== try-sierra ==
## axis_gain_wrapper
module axis_gain_wrapper #(
    parameter integer C_S_AXI_DATA_WIDTH = 32,
    parameter integer C_S_AXI_ADDR_WIDTH = 4,
    parameter integer AUDIO_WIDTH        = 16,
    parameter integer GAIN_FBITS         = 12
)(
    input  wire aclk,
    input  wire aresetn,
    input  wire [31:0] s_axis_tdata,
    input  wire        s_axis_tlast,
    input  wire        s_axis_tvalid,
    output wire        s_axis_tready,
    output wire [31:0] m_axis_tdata,
    output wire        m_axis_tlast,
    output wire        m_axis_tvalid,
    input  wire        m_axis_tready,
    input  wire [C_S_AXI_ADDR_WIDTH-1:0] s_axi_awaddr,
    input  wire                          s_axi_awvalid,
    output reg                           s_axi_awready,
    input  wire [C_S_AXI_DATA_WIDTH-1:0] s_axi_wdata,
    input  wire [3:0]                    s_axi_wstrb,
    input  wire                          s_axi_wvalid,
    output reg                           s_axi_wready,
    output reg  [1:0]                    s_axi_bresp,
    output reg                           s_axi_bvalid,
    input  wire                          s_axi_bready,
    input  wire [C_S_AXI_ADDR_WIDTH-1:0] s_axi_araddr,
    input  wire                          s_axi_arvalid,
    output reg                           s_axi_arready,
    output reg  [C_S_AXI_DATA_WIDTH-1:0] s_axi_rdata,
    output reg  [1:0]                    s_axi_rresp,
    output reg                           s_axi_rvalid,
    input  wire                          s_axi_rready
);
For scale: about 3000 cells after synthesis, ~26000 µm² of cells after synthesis.
export LEC_CHECK = 0
export CAP_MARGIN = 30
export CORE_ASPECT_RATIO = 0.84
export CORE_MARGIN = 2
export CORE_UTILIZATION = 72
export CTS_CLUSTER_DIAMETER = 218
export CTS_CLUSTER_SIZE = 31
export HOLD_SLACK_MARGIN = -0.09
export PLACE_DENSITY = 0.63
export SLEW_MARGIN = 20
export TNS_END_PERCENT = 75
create_clock -name core_clock -period 6.2 [get_ports {aclk}]
run.sh (not shown) runs the stock make flow with config.mk's settings and CLKGATE_MAP_FILE=.
| try-sierra | all stages done | FAIL | negative setup slack |
The following lists how try-onyx was set up differently from try-sierra:
Settings: CORE_ASPECT_RATIO no longer set, was 0.84; HOLD_SLACK_MARGIN no longer set, was -0.09; CTS_CLUSTER_DIAMETER no longer set, was 218; CTS_CLUSTER_SIZE no longer set, was 31; PLACE_DENSITY no longer set, was 0.63; TNS_END_PERCENT no longer set, was 75; CAP_MARGIN now 20, was 30; CORE_UTILIZATION now 40, was 72; the clock period (ns, I/O delays scaled along) now 8.0, was 6.2.
==> comparison <==
- try-onyx completed every stage of the flow, and the final layout passed the timing, DRC and antenna checks.
- try-onyx against try-sierra: switching power shrank by about 37%; via count normalized by instance count down 22%; first-pass GRT wire length now smaller.
Edits applied to the flow inputs when going from try-onyx to try-yarrow:
Settings: CTS_CLUSTER_DIAMETER newly set to 216; CORE_UTILIZATION changed from 40 to 54; TNS_END_PERCENT newly set to 5; CTS_CLUSTER_SIZE newly set to 100.
- try-yarrow vs. try-onyx: detailed route wirelength on metal3 went down by about 3.7%.
- Compared with try-onyx, try-yarrow shows a met3 routing resource usage after global routing that is 1.3 points higher.
- Post-route minimum period was lower in the run labelled try-onyx.
- Higher cell area goes to try-onyx over try-yarrow.
- try-onyx was routed with fewer vias than try-yarrow.
- Looking at critical path's largest stage delay, try-yarrow sits 0.05 ns higher than try-onyx does.
- On sum of buffers and inverters on the critical path: between try-yarrow and try-onyx, it ends up higher for try-onyx.
- Wire length of the first global-routing pass: try-yarrow vs try-onyx up 2.1%
- try-onyx vs try-yarrow, top layer used by detailed routing: met5 vs met4
- Between try-yarrow and try-onyx, worst setup slack is higher for try-onyx, try-yarrow comes in under that.
- Looking at routed wire length, try-yarrow sits above try-onyx.
Edits applied to the flow inputs when going from try-yarrow to try-juniper:
Settings: TNS_END_PERCENT now 30, was 5; SLEW_MARGIN now 25, was 20; CTS_CLUSTER_SIZE no longer set, was 100; CTS_CLUSTER_DIAMETER no longer set, was 216; GPL_TIMING_DRIVEN now 1, previously not set; MIN_ROUTING_LAYER now met2, previously not set; PLACE_DENSITY now 0.56, previously not set; ABC_AREA now 1, previously not set; CELL_PAD_IN_SITES_DETAIL_PLACEMENT now 2, previously not set; CORE_UTILIZATION now 29, was 54; CORE_ASPECT_RATIO now 0.69, previously not set; HOLD_SLACK_MARGIN now -0.1, previously not set.
--- outcome ---
try-juniper got as far as 5_1_grt, where a tool error ended the run.
Taking try-yarrow as 1.0, try-juniper lands at 0.59 on number of different library cells in the post-synthesis netlist.
| netlist area before placement | try-juniper vs try-yarrow | worse |
Diff try-yarrow -> try-juniper | number of instances in the synthesized netlist | up by more than a quarter
Of try-yarrow and try-juniper, the higher number of cells upsized or downsized after cts belongs to try-juniper.
Cmp try-juniper vs try-yarrow: placed instance count higher in try-juniper
In try-juniper relative to try-yarrow, average instance area after synthesis had gone down by more than 10%.
The lower post-synthesis chip area from yosys of try-yarrow and try-juniper is in try-yarrow.

* * *

The RTL this note starts from:
==> flow/design.v <==
`timescale 1ns / 1ps
module gain_core #(
    parameter integer DWIDTH = 16,  
    parameter integer GWIDTH = 16,  
    parameter integer FBITS  = 12   
)(
    input  wire                     clk,
    input  wire                     rst_n,      
    input  wire                     ce,         
    input  wire                     en,         
    input  wire signed [DWIDTH-1:0] data_i,     
    input  wire signed [GWIDTH-1:0] data_gain,  
    output reg  signed [DWIDTH-1:0] data_o      
);
    wire signed [DWIDTH+GWIDTH-1:0] mult_raw;
    wire signed [DWIDTH+GWIDTH-1:0] mult_rounded;
    wire signed [DWIDTH+GWIDTH-1-FBITS:0] mult_scaled;
    localparam signed [DWIDTH-1:0] MAX_VAL = {1'b0, {(DWIDTH-1){1'b1}}};  
    localparam signed [DWIDTH-1:0] MIN_VAL = {1'b1, {(DWIDTH-1){1'b0}}};  
    assign mult_raw = data_i * data_gain;
    assign mult_rounded = mult_raw + (1 << (FBITS-1));
    assign mult_scaled = mult_rounded >>> FBITS;
    always @(posedge clk) begin
        if (!rst_n) begin
            data_o <= 0;
        end else if (ce) begin
            if (!en) begin
                data_o <= data_i;
            end else begin
                if (mult_scaled > MAX_VAL) begin
                    data_o <= MAX_VAL;
                end else if (mult_scaled < MIN_VAL) begin
                    data_o <= MIN_VAL;
                end else begin
                    data_o <= mult_scaled[DWIDTH-1:0];
                end
            end
        end
    end
endmodule
`timescale 1ns / 1ps
module axis_gain_wrapper #(
    parameter integer C_S_AXI_DATA_WIDTH = 32,
    parameter integer C_S_AXI_ADDR_WIDTH = 4,
    parameter integer AUDIO_WIDTH        = 16,
    parameter integer GAIN_FBITS         = 12
)(
    input  wire aclk,
    input  wire aresetn,
    input  wire [31:0] s_axis_tdata,
    input  wire        s_axis_tlast,
    input  wire        s_axis_tvalid,
    output wire        s_axis_tready,
    output wire [31:0] m_axis_tdata,
    output wire        m_axis_tlast,
    output wire        m_axis_tvalid,
    input  wire        m_axis_tready,
    input  wire [C_S_AXI_ADDR_WIDTH-1:0] s_axi_awaddr,
    input  wire                          s_axi_awvalid,
    output reg                           s_axi_awready,
    input  wire [C_S_AXI_DATA_WIDTH-1:0] s_axi_wdata,
    input  wire [3:0]                    s_axi_wstrb,
    input  wire                          s_axi_wvalid,
    output reg                           s_axi_wready,
    output reg  [1:0]                    s_axi_bresp,
    output reg                           s_axi_bvalid,
    input  wire                          s_axi_bready,
    input  wire [C_S_AXI_ADDR_WIDTH-1:0] s_axi_araddr,
    input  wire                          s_axi_arvalid,
    output reg                           s_axi_arready,
    output reg  [C_S_AXI_DATA_WIDTH-1:0] s_axi_rdata,
    output reg  [1:0]                    s_axi_rresp,
    output reg                           s_axi_rvalid,
    input  wire                          s_axi_rready
);
    reg [31:0] reg_control;
    reg [31:0] reg_gain_l;
    reg [31:0] reg_gain_r;
    wire [1:0] addr_w = s_axi_awaddr[3:2];
    wire [1:0] addr_r = s_axi_araddr[3:2];
    always @(posedge aclk) begin
        if (!aresetn) begin
            s_axi_awready <= 1'b0;
            s_axi_wready  <= 1'b0;
            s_axi_bvalid  <= 1'b0;
            s_axi_bresp   <= 2'b00;
            reg_control <= 32'b0;
            reg_gain_l  <= 32'h0000_1000;  
            reg_gain_r  <= 32'h0000_1000;
        end else begin
            if (!s_axi_awready && s_axi_awvalid && s_axi_wvalid) begin
                s_axi_awready <= 1'b1;
                s_axi_wready  <= 1'b1;
                case (addr_w)
                    2'h0: reg_control <= s_axi_wdata;
                    2'h1: reg_gain_l  <= s_axi_wdata;
                    2'h2: reg_gain_r  <= s_axi_wdata;
                    default: ;
                endcase
            end else begin
                s_axi_awready <= 1'b0;
                s_axi_wready  <= 1'b0;
            end
            if (s_axi_awready && !s_axi_bvalid) begin
                s_axi_bvalid <= 1'b1;
                s_axi_bresp  <= 2'b00;
            end else if (s_axi_bready) begin
                s_axi_bvalid <= 1'b0;
            end
        end
    end
    always @(posedge aclk) begin
        if (!aresetn) begin
            s_axi_arready <= 1'b0;
            s_axi_rvalid  <= 1'b0;
            s_axi_rdata   <= 32'b0;
            s_axi_rresp   <= 2'b00;
        end else begin
            if (!s_axi_arready && s_axi_arvalid) begin
                s_axi_arready <= 1'b1;
                s_axi_rvalid  <= 1'b1;
                case (addr_r)
                    2'h0: s_axi_rdata <= reg_control;
                    2'h1: s_axi_rdata <= reg_gain_l;
                    2'h2: s_axi_rdata <= reg_gain_r;
                    default: s_axi_rdata <= 32'b0;
                endcase
            end else begin
                s_axi_arready <= 1'b0;
                if (s_axi_rvalid && s_axi_rready)
                    s_axi_rvalid <= 1'b0;
            end
        end
    end
    reg valid_d;
    reg last_d;
    wire stream_ready = m_axis_tready || !valid_d;
    assign s_axis_tready = stream_ready;
    assign m_axis_tvalid = valid_d;
    assign m_axis_tlast  = last_d;
    wire core_ce     = stream_ready;
    wire gain_enable = reg_control[0];
    gain_core #(
        .DWIDTH(AUDIO_WIDTH),
        .GWIDTH(16),
        .FBITS (GAIN_FBITS)
    ) u_gain_l (
        .clk       (aclk),
        .rst_n     (aresetn),
        .ce        (core_ce),
        .en        (gain_enable),
        .data_i    (s_axis_tdata[15:0]),
        .data_gain (reg_gain_l[15:0]),
        .data_o    (m_axis_tdata[15:0])
    );
    gain_core #(
        .DWIDTH(AUDIO_WIDTH),
        .GWIDTH(16),
        .FBITS (GAIN_FBITS)
    ) u_gain_r (
        .clk       (aclk),
        .rst_n     (aresetn),
        .ce        (core_ce),
        .en        (gain_enable),
        .data_i    (s_axis_tdata[31:16]),
        .data_gain (reg_gain_r[15:0]),
        .data_o    (m_axis_tdata[31:16])
    );
    always @(posedge aclk) begin
        if (!aresetn) begin
            valid_d <= 1'b0;
            last_d  <= 1'b0;
        end else if (stream_ready) begin
            valid_d <= s_axis_tvalid;
            last_d  <= s_axis_tlast;
        end
    end
endmodule
Settings: LEC_CHECK=0, CAP_MARGIN=30, CORE_ASPECT_RATIO=0.84, CORE_MARGIN=2, CORE_UTILIZATION=72, CTS_CLUSTER_DIAMETER=206, CTS_CLUSTER_SIZE=37, HOLD_SLACK_MARGIN=-0.09, PLACE_DENSITY=0.64, SETUP_SLACK_MARGIN=-0.46, SLEW_MARGIN=20, TNS_END_PERCENT=100; clock period 5.43 ns.
The first run completed and failed the layout checks on max-capacitance violations, max-slew violations, negative setup slack.
Change:
- CORE_ASPECT_RATIO: 0.84 -> unset
- HOLD_SLACK_MARGIN: -0.09 -> unset
=> Now the flow finished but failed the layout checks on negative setup slack. Utilization came out lower by 1.9 points. Critical path depth came out higher by 2. Final area came out lower slightly. Total power came out lower by a few percent. Global-route usage came out higher by 3.0 points.
Change:
- ABC_AREA: unset -> 1
- MAX_ROUTING_LAYER: unset -> met4
This time the run never finished: it broke off in global routing, error GRT-0116.
Die area came out higher by 5.9%.
Synthesized area came out higher by 6.0%.
Synthesized cell count came out higher by 26%.
Change:
- ABC_AREA: 1 -> unset
- CTS_CLUSTER_DIAMETER: 206 -> 36
- MAX_ROUTING_LAYER: met4 -> unset
- TNS_END_PERCENT: 100 -> 95
After rerunning: The changed run completed and failed the layout checks on negative setup slack. Synthesized area drops by 5.7%. Die size drops by 5.6%. Synthesized cell count drops by 20%.
Power is estimated from default activity; no workload was simulated.
